## 05-16
// router_extended
module router_extended #(
  parameter B2_LAT_BIN  = 1, B2_LAT_DEC  = 8, B2_LAT_DUO  = 6,
  parameter B10_LAT_DEC = 1, B10_LAT_BIN = 6, B10_LAT_DUO = 6,
  parameter B12_LAT_DUO = 1, B12_LAT_BIN = 6, B12_LAT_DEC = 8
)(
  input  wire        clk,
  input  wire        rst,
  input  wire        start,
  input  wire [2:0]  cond_sel,
  input  wire [3:0]  opcode,
  input  wire [15:0] op_a,
  input  wire [15:0] op_b,
  output reg         busy,
  output reg         done,
  output reg  [31:0] result
);
Settings: LEC_CHECK=0, CAP_MARGIN=20, CORE_ASPECT_RATIO=0.5, CORE_MARGIN=2, CORE_UTILIZATION=72, CTS_CLUSTER_DIAMETER=283, CTS_CLUSTER_SIZE=96, PLACE_DENSITY=0.42, SETUP_SLACK_MARGIN=2.49, SLEW_MARGIN=20, TNS_END_PERCENT=10; clock period 8.35 ns.
run.sh (not shown) runs the stock make flow with config.mk's settings and CLKGATE_MAP_FILE=.
05-16: it failed during 5_1_grt, and the tool reported ODB-0269.
### 05-16 -> 04-03
==> flow/config.mk <==
export PLATFORM = sky130hd
export DESIGN_NAME = router_extended
export DESIGN_NICKNAME = router_extended
export VERILOG_FILES = /design/flow/design.v
export SDC_FILE = /design/flow/constraint.sdc
export NUM_CORES = 4
export LEC_CHECK = 0
export CAP_MARGIN = 20
export CORE_MARGIN = 2
export CORE_UTILIZATION = 68
export CTS_CLUSTER_DIAMETER = 283
export CTS_CLUSTER_SIZE = 96
export PLACE_DENSITY = 0.42
export SLEW_MARGIN = 20
Findings:
The cell count after placement number comes out higher for 04-03 vs 05-16.
Total of cells resized after clock tree synthesis in 04-03 vs 05-16: down 340
As of 04-03, horizontal extent of the die had fallen by more than a quarter compared to 05-16.
In summary, 04-03 completed successfully, with a layout that passed the timing, design-rule and antenna checks.
Looking at global placer's final weighted congestion across 04-03 and 05-16, the one that comes out lower is 04-03.

---

router_extended again, from the RTL that the note above started with.
Settings: LEC_CHECK=0, CAP_MARGIN=20, CELL_PAD_IN_SITES_DETAIL_PLACEMENT=0, CELL_PAD_IN_SITES_GLOBAL_PLACEMENT=3, CORE_MARGIN=2, CORE_UTILIZATION=40, CTS_CLUSTER_DIAMETER=395, MAX_ROUTING_LAYER=met4, PLACE_DENSITY_LB_ADDON=0.13, SETUP_SLACK_MARGIN=2.31, SLEW_MARGIN=15; clock period 8.16 ns.
Rerun with:
- ABC_AREA: unset -> 1
- CELL_PAD_IN_SITES_DETAIL_PLACEMENT: 0 -> unset
- CELL_PAD_IN_SITES_GLOBAL_PLACEMENT: 3 -> unset
- CORE_UTILIZATION: 40 -> 46
- CTS_CLUSTER_DIAMETER: 395 -> 381
- CTS_CLUSTER_SIZE: unset -> 98
- PLACE_DENSITY_LB_ADDON: 0.13 -> unset
- SETUP_SLACK_MARGIN: 2.31 -> 1.55
- SLEW_MARGIN: 15 -> 10
- clock period: 8.16 -> 10.0 ns (I/O delays scaled with it)
What happened:
- worst setup slack gets better by 0.50 ns
- count of clock-buffer cells in the layout does not change
- final cell count rose by 19%
- die area came out lower by about 6%
- worst hold slack improves by 0.015 ns
- global-route usage came out higher by 1.8 points
- critical path depth is lower by 1
- design area shrinks by about 5.4%
- via count went up by about 14%
Rerun with:
- ABC_AREA: 1 -> unset
- CORE_UTILIZATION: 46 -> 70
- CTS_CLUSTER_DIAMETER: 381 -> unset
- CTS_CLUSTER_SIZE: 98 -> 25
- MAX_ROUTING_LAYER: met4 -> unset
- SETUP_SLACK_MARGIN: 1.55 -> unset
- SLEW_MARGIN: 10 -> 20
- clock period: 10.0 -> 7.66 ns (I/O delays scaled with it)
Hold slack loses 0.0099 ns.
Cell area decreases by 3.6%.
Total power increases by 48%.
Register-to-register slack loses 2.7 ns.
Area after synthesis decreases by 7.5%.
Wire length decreases by 8.8%.
Critical path depth stays the same.
Sequential share of layout area increases by 0.53 points.
Rerun with:
- CTS_CLUSTER_SIZE: 25 -> 35
- SETUP_SLACK_MARGIN: unset -> 1.48
- clock period: 7.66 -> 4.95 ns (I/O delays scaled with it)
=> This time the run died in global routing (5_1_grt). Area after synthesis stays the same. Die area does not change. Synthesized cell count is unchanged.
Rerun with:
- ABC_AREA: unset -> 1
- CAP_MARGIN: 20 -> 0
- CTS_CLUSTER_SIZE: 35 -> 25
- SETUP_SLACK_MARGIN: 1.48 -> 1.53
- clock period: 4.95 -> 5.23 ns (I/O delays scaled with it)
Outcome: The new run aborted during global routing (5_1_grt) with GRT-0232. Die area rose by 8.0%. Synthesized cell count rises by 33%. Synthesized area came out higher by 8.1%.
Rerun with:
- ABC_AREA: 1 -> unset
- CAP_MARGIN: 0 -> 20
- CTS_CLUSTER_SIZE: 25 -> 35
- SETUP_SLACK_MARGIN: 1.53 -> 1.37
- clock period: 5.23 -> 4.95 ns (I/O delays scaled with it)
Outcome:
- The changed run failed in global routing (5_1_grt) (GRT-0116)
- die area came out lower by a little under a tenth
- area after synthesis came out lower by a little under a tenth
- synthesized cell count came out lower by a quarter to a third

---

router_extended again, from the RTL that the note above started with.
Settings: LEC_CHECK=0, ABC_AREA=1, CAP_MARGIN=20, CORE_ASPECT_RATIO=0.5, CORE_MARGIN=2, CORE_UTILIZATION=72, CTS_CLUSTER_DIAMETER=283, CTS_CLUSTER_SIZE=96, PLACE_DENSITY=0.42, SETUP_SLACK_MARGIN=2.49, SLEW_MARGIN=20, TNS_END_PERCENT=10; clock period 8.35 ns.
The baseline never finished: it broke off in 5_1_grt on ODB-0269.
Rerun with:
Settings changed: ABC_AREA 1 to not set, CORE_ASPECT_RATIO 0.5 to not set, CORE_UTILIZATION 72 to 61, CTS_CLUSTER_DIAMETER 283 to not set, CTS_CLUSTER_SIZE 96 to not set, PLACE_DENSITY 0.42 to not set, SETUP_SLACK_MARGIN 2.49 to not set, TNS_END_PERCENT 10 to not set.
Clock period 8.35 ns to 4.95 ns, I/O delays scaled along.
With this change the flow ran to the end with violations: setup timing.
Area after synthesis fell by 7.5%.
Die size rose by 8.6%.
Synthesized cell count fell by 25%.

---

router_extended again, from the RTL that the note above started with.
export LEC_CHECK = 0
export CAP_MARGIN = 10
export CELL_PAD_IN_SITES_DETAIL_PLACEMENT = 1
export CELL_PAD_IN_SITES_GLOBAL_PLACEMENT = 2
export CORE_ASPECT_RATIO = 1.81
export CORE_MARGIN = 2
export CORE_UTILIZATION = 60
export CTS_CLUSTER_DIAMETER = 93
export GPL_ROUTABILITY_DRIVEN = 1
export GPL_TIMING_DRIVEN = 0
export HOLD_SLACK_MARGIN = 0.16
export MAX_ROUTING_LAYER = met4
export MIN_ROUTING_LAYER = met1
export PLACE_DENSITY_LB_ADDON = 0.1
export SETUP_SLACK_MARGIN = 0.92
export SLEW_MARGIN = 20
export TNS_END_PERCENT = 5
create_clock -name core_clock -period 15.8 [get_ports {clk}]
The starting point did not get past global placement without I/O (FLW-0024).
Then changed:
==> flow/config.mk (replaced) <==
export PLATFORM = sky130hd
export DESIGN_NAME = router_extended
export DESIGN_NICKNAME = router_extended
export VERILOG_FILES = /design/flow/design.v
export SDC_FILE = /design/flow/constraint.sdc
export NUM_CORES = 4
export LEC_CHECK = 0
export CAP_MARGIN = 20
export CORE_MARGIN = 2
export CORE_UTILIZATION = 40
export SLEW_MARGIN = 20
==> flow/constraint.sdc (replaced) <==
create_clock -name core_clock -period 8.87 [get_ports {clk}]
set_input_delay 1.7740 -clock core_clock [delete_from_list [all_inputs] [get_ports {clk}]]
set_output_delay 1.7740 -clock core_clock [all_outputs]
set_load 0.01 [all_outputs]
=> Now the flow went through all stages and came out clean; area after synthesis is unchanged; die size is higher by 49%; synthesized cell count is unchanged.

---

== v22 ==
The RTL this note starts from:
==> flow/design.v <==
`timescale 1ns/1ps
module base2_alu #(
  parameter LAT_BIN = 1,   
  parameter LAT_DEC = 8,   
  parameter LAT_DUO = 6    
)(
  input  wire        clk,
  input  wire        rst,
  input  wire        start,
  input  wire [3:0]  opcode,
  input  wire [15:0] a,
  input  wire [15:0] b,
  output reg         busy,
  output reg         done,
  output reg  [31:0] result
);
  reg [7:0] countdown;
  wire [7:0] lat_sel =
      (opcode <= 4'd2) ? LAT_BIN :
      ((opcode <= 4'd5) ? LAT_DEC : LAT_DUO);
  wire [31:0] res_bin =
      (opcode==4'd0)   ? (a + b) :
      (opcode==4'd1)   ? (a - b) :
      (opcode==4'd2)   ? (a * b) :
      (opcode==4'd3)   ? (a + b) :
      (opcode==4'd4)   ? (a - b) :
      (opcode==4'd5) ? (a * 16'd10) :
      (opcode==4'd6) ? (a + b) :
      (opcode==4'd7) ? (a - b) :
      (opcode==4'd8)  ? (a * 16'd3) : 32'd0;
  always @(posedge clk) begin
    if (rst) begin
      busy <= 1'b0; done <= 1'b0; countdown <= 8'd0; result <= 32'd0;
    end else begin
      done <= 1'b0;
      if (start && !busy) begin
        busy      <= 1'b1;
        countdown <= (lat_sel==0) ? 1 : lat_sel;
      end else if (busy) begin
        if (countdown > 8'd1) begin
          countdown <= countdown - 8'd1;
        end else begin
          busy   <= 1'b0;
          done   <= 1'b1;
          result <= res_bin;
        end
      end
    end
  end
endmodule
`timescale 1ns/1ps
module base10_alu #(
  parameter LAT_DEC = 1,   
  parameter LAT_BIN = 6,   
  parameter LAT_DUO = 6    
)(
  input  wire        clk,
  input  wire        rst,
  input  wire        start,
  input  wire [3:0]  opcode,
  input  wire [15:0] a,
  input  wire [15:0] b,
  output reg         busy,
  output reg         done,
  output reg  [31:0] result
);
  reg [7:0] countdown;
  wire [7:0] lat_sel =
      ((opcode>=4'd3) && (opcode<=4'd5)) ? LAT_DEC :
      ((opcode<=4'd2) ? LAT_BIN : LAT_DUO);
  wire [31:0] res_bin =
      (opcode==4'd0)   ? (a + b) :
      (opcode==4'd1)   ? (a - b) :
      (opcode==4'd2)   ? (a * b) :
      (opcode==4'd3)   ? (a + b) :
      (opcode==4'd4)   ? (a - b) :
      (opcode==4'd5) ? (a * 16'd10) :
      (opcode==4'd6) ? (a + b) :
      (opcode==4'd7) ? (a - b) :
      (opcode==4'd8)  ? (a * 16'd3) : 32'd0;
  always @(posedge clk) begin
    if (rst) begin
      busy <= 1'b0; done <= 1'b0; countdown <= 8'd0; result <= 32'd0;
    end else begin
      done <= 1'b0;
      if (start && !busy) begin
        busy      <= 1'b1;
        countdown <= (lat_sel==0) ? 1 : lat_sel;
      end else if (busy) begin
        if (countdown > 8'd1) begin
          countdown <= countdown - 8'd1;
        end else begin
          busy   <= 1'b0;
          done   <= 1'b1;
          result <= res_bin;
        end
      end
    end
  end
endmodule
`timescale 1ns/1ps
module base12_alu #(
  parameter LAT_DUO = 1,   
  parameter LAT_BIN = 6,   
  parameter LAT_DEC = 8    
)(
  input  wire        clk,
  input  wire        rst,
  input  wire        start,
  input  wire [3:0]  opcode,
  input  wire [15:0] a,
  input  wire [15:0] b,
  output reg         busy,
  output reg         done,
  output reg  [31:0] result
);
  reg [7:0] countdown;
  wire [7:0] lat_sel =
      ((opcode>=4'd6) && (opcode<=4'd8)) ? LAT_DUO :
      ((opcode<=4'd2) ? LAT_BIN : LAT_DEC);
  wire [31:0] res_bin =
      (opcode==4'd0)   ? (a + b) :
      (opcode==4'd1)   ? (a - b) :
      (opcode==4'd2)   ? (a * b) :
      (opcode==4'd3)   ? (a + b) :
      (opcode==4'd4)   ? (a - b) :
      (opcode==4'd5) ? (a * 16'd10) :
      (opcode==4'd6) ? (a + b) :
      (opcode==4'd7) ? (a - b) :
      (opcode==4'd8)  ? (a * 16'd3) : 32'd0;
  always @(posedge clk) begin
    if (rst) begin
      busy <= 1'b0; done <= 1'b0; countdown <= 8'd0; result <= 32'd0;
    end else begin
      done <= 1'b0;
      if (start && !busy) begin
        busy      <= 1'b1;
        countdown <= (lat_sel==0) ? 1 : lat_sel;
      end else if (busy) begin
        if (countdown > 8'd1) begin
          countdown <= countdown - 8'd1;
        end else begin
          busy   <= 1'b0;
          done   <= 1'b1;
          result <= res_bin;
        end
      end
    end
  end
endmodule
`timescale 1ns/1ps
module router_extended #(
  parameter B2_LAT_BIN  = 1, B2_LAT_DEC  = 8, B2_LAT_DUO  = 6,
  parameter B10_LAT_DEC = 1, B10_LAT_BIN = 6, B10_LAT_DUO = 6,
  parameter B12_LAT_DUO = 1, B12_LAT_BIN = 6, B12_LAT_DEC = 8
)(
  input  wire        clk,
  input  wire        rst,
  input  wire        start,
  input  wire [2:0]  cond_sel,
  input  wire [3:0]  opcode,
  input  wire [15:0] op_a,
  input  wire [15:0] op_b,
  output reg         busy,
  output reg         done,
  output reg  [31:0] result
);
  localparam [1:0] ROUTE_SENTINEL = 2'd3;
  wire [1:0] forced_target = (cond_sel <= 3'd2) ? cond_sel[1:0] : ROUTE_SENTINEL;
  wire [1:0] full_router_target =
      (opcode <= 4'd2)   ? 2'd0 :
      (opcode <= 4'd5) ? 2'd1 :
                                  2'd2;
  localparam [1:0] DUO_FALLBACK_TARGET = (B10_LAT_DUO <= B2_LAT_DUO) ? 2'd1 : 2'd0;
  wire [1:0] router_210_target =
      (opcode <= 4'd2)   ? 2'd0 :
      (opcode <= 4'd5) ? 2'd1 :
                                  DUO_FALLBACK_TARGET;
  wire [1:0] routed_target =
      (forced_target != ROUTE_SENTINEL) ? forced_target :
      (cond_sel == 3'd3) ? full_router_target :
      (cond_sel == 3'd4) ? router_210_target :
                           full_router_target;  
  reg  start_b2, start_b10, start_b12;
  wire busy_b2, done_b2;   wire [31:0] res_b2;
  wire busy_b10, done_b10; wire [31:0] res_b10;
  wire busy_b12, done_b12; wire [31:0] res_b12;
  base2_alu #(.LAT_BIN(B2_LAT_BIN), .LAT_DEC(B2_LAT_DEC), .LAT_DUO(B2_LAT_DUO)) u_b2(
    .clk(clk), .rst(rst), .start(start_b2), .opcode(opcode), .a(op_a), .b(op_b),
    .busy(busy_b2), .done(done_b2), .result(res_b2)
  );
  base10_alu #(.LAT_DEC(B10_LAT_DEC), .LAT_BIN(B10_LAT_BIN), .LAT_DUO(B10_LAT_DUO)) u_b10(
    .clk(clk), .rst(rst), .start(start_b10), .opcode(opcode), .a(op_a), .b(op_b),
    .busy(busy_b10), .done(done_b10), .result(res_b10)
  );
  base12_alu #(.LAT_DUO(B12_LAT_DUO), .LAT_BIN(B12_LAT_BIN), .LAT_DEC(B12_LAT_DEC)) u_b12(
    .clk(clk), .rst(rst), .start(start_b12), .opcode(opcode), .a(op_a), .b(op_b),
    .busy(busy_b12), .done(done_b12), .result(res_b12)
  );
  localparam S_IDLE=0, S_WAIT=1;
  reg [0:0] st;
  always @(posedge clk) begin
    if (rst) begin
      st <= S_IDLE; busy <= 1'b0; done <= 1'b0;
      start_b2 <= 1'b0; start_b10 <= 1'b0; start_b12 <= 1'b0;
      result <= 32'd0;
    end else begin
      done <= 1'b0;
      start_b2 <= 1'b0; start_b10 <= 1'b0; start_b12 <= 1'b0;
      case (st)
        S_IDLE: begin
          if (start) begin
            busy <= 1'b1;
            if (routed_target==2'd0) start_b2  <= 1'b1;
            if (routed_target==2'd1) start_b10 <= 1'b1;
            if (routed_target==2'd2) start_b12 <= 1'b1;
            st <= S_WAIT;
          end
        end
        S_WAIT: begin
          if ( (routed_target==2'd0 && done_b2) ||
               (routed_target==2'd1 && done_b10) ||
               (routed_target==2'd2 && done_b12) ) begin
            result <= (routed_target==2'd0) ? res_b2 :
                      (routed_target==2'd1) ? res_b10 :
                                              res_b12;
            done   <= 1'b1;
            busy   <= 1'b0;
            st     <= S_IDLE;
          end
        end
      endcase
    end
  end
endmodule
Settings: LEC_CHECK=0, CAP_MARGIN=20, CORE_MARGIN=2, CORE_UTILIZATION=70, CTS_CLUSTER_SIZE=37, SETUP_SLACK_MARGIN=0.21, SLEW_MARGIN=20; clock period 6.77 ns.
Although it ran to completion, v22 produced a layout that fails the final checks because of setup timing.
Input changes introduced in v47 (baseline for comparison: v22):
- a deleted CTS_CLUSTER_SIZE that had been 37
- a change of SETUP_SLACK_MARGIN from 0.21 to 1.48
- a change of the clock period (ns, I/O delays scaled along) from 6.77 to 4.95
## What came out
v47 did not make it past 5_1_grt, where a tool error ended it. Reported for v47 and v22, fraction of synthesis flops using an asynchronous set or reset pin turned out identical to the last digit. Between v47 and v22, the die span in x figures differ only marginally. Going from v22 to v47, final weighted congestion of routability-driven global placement grew slightly. Synthesized cell count came out exactly the same in v47 and v22. v22 -> v47: mean post-synth cell area delta 0, exact match. In v47 the post-CTS resize count turned out 89 higher than in v22.
Modified inputs, v35 compared to v47
- TNS_END_PERCENT newly set to 5
- HOLD_SLACK_MARGIN newly set to 0.3
- SETUP_SLACK_MARGIN changed from 1.48 to 0.21
- CORE_ASPECT_RATIO newly set to 0.71
- CTS_CLUSTER_SIZE newly set to 37
- the clock period (ns, I/O delays scaled along) changed from 4.95 to 6.43
--- outcome ---
v35 against v47: synthesized area did not really move; horizontal die size went up. ~same die area in v35 and v47. | post-cts gate resize count | v35 vs v47 | about 34% lower |. Going from v47 to v35, total number of placement rows dropped 10; number of setup buffers added after CTS dropped 27%; HPWL after detailed placement dropped 4.5%. Re number of flops mapped to enable cells by yosys: no difference whatsoever between v47 and v35. The flow for v35 finished, though final verification flagged setup timing.
[inputs] v5 vs v35
- a deleted CORE_ASPECT_RATIO that had been 0.71
- a deleted HOLD_SLACK_MARGIN that had been 0.3
- a change of CORE_UTILIZATION from 70 to 34
- a deleted SETUP_SLACK_MARGIN that had been 0.21
- a deleted TNS_END_PERCENT that had been 5
- a deleted CTS_CLUSTER_SIZE that had been 37
- a change of the clock period (ns, I/O delays scaled along) from 6.43 to 8.87
Findings:
v5 completed; timing, DRC and antenna clean. Taking v35 as the reference, in v5 placeable core area now larger, data required time at the worst endpoint shows an increase of 2.40 ns, aggregate global-route resource usage saw a decrease, least setup slack across all paths after layout rose 0.95 ns, power dropped 6.9 mW. v5 vs. v35: clock network fraction of design power went up by 3.4 points. Diff v35 -> v5: met1 usage in global routing dropped 34 points; die area saw an increase. For the critical path depth, v5 came in 15% lower than v35 did.
Power and IR drop assume default switching activity.
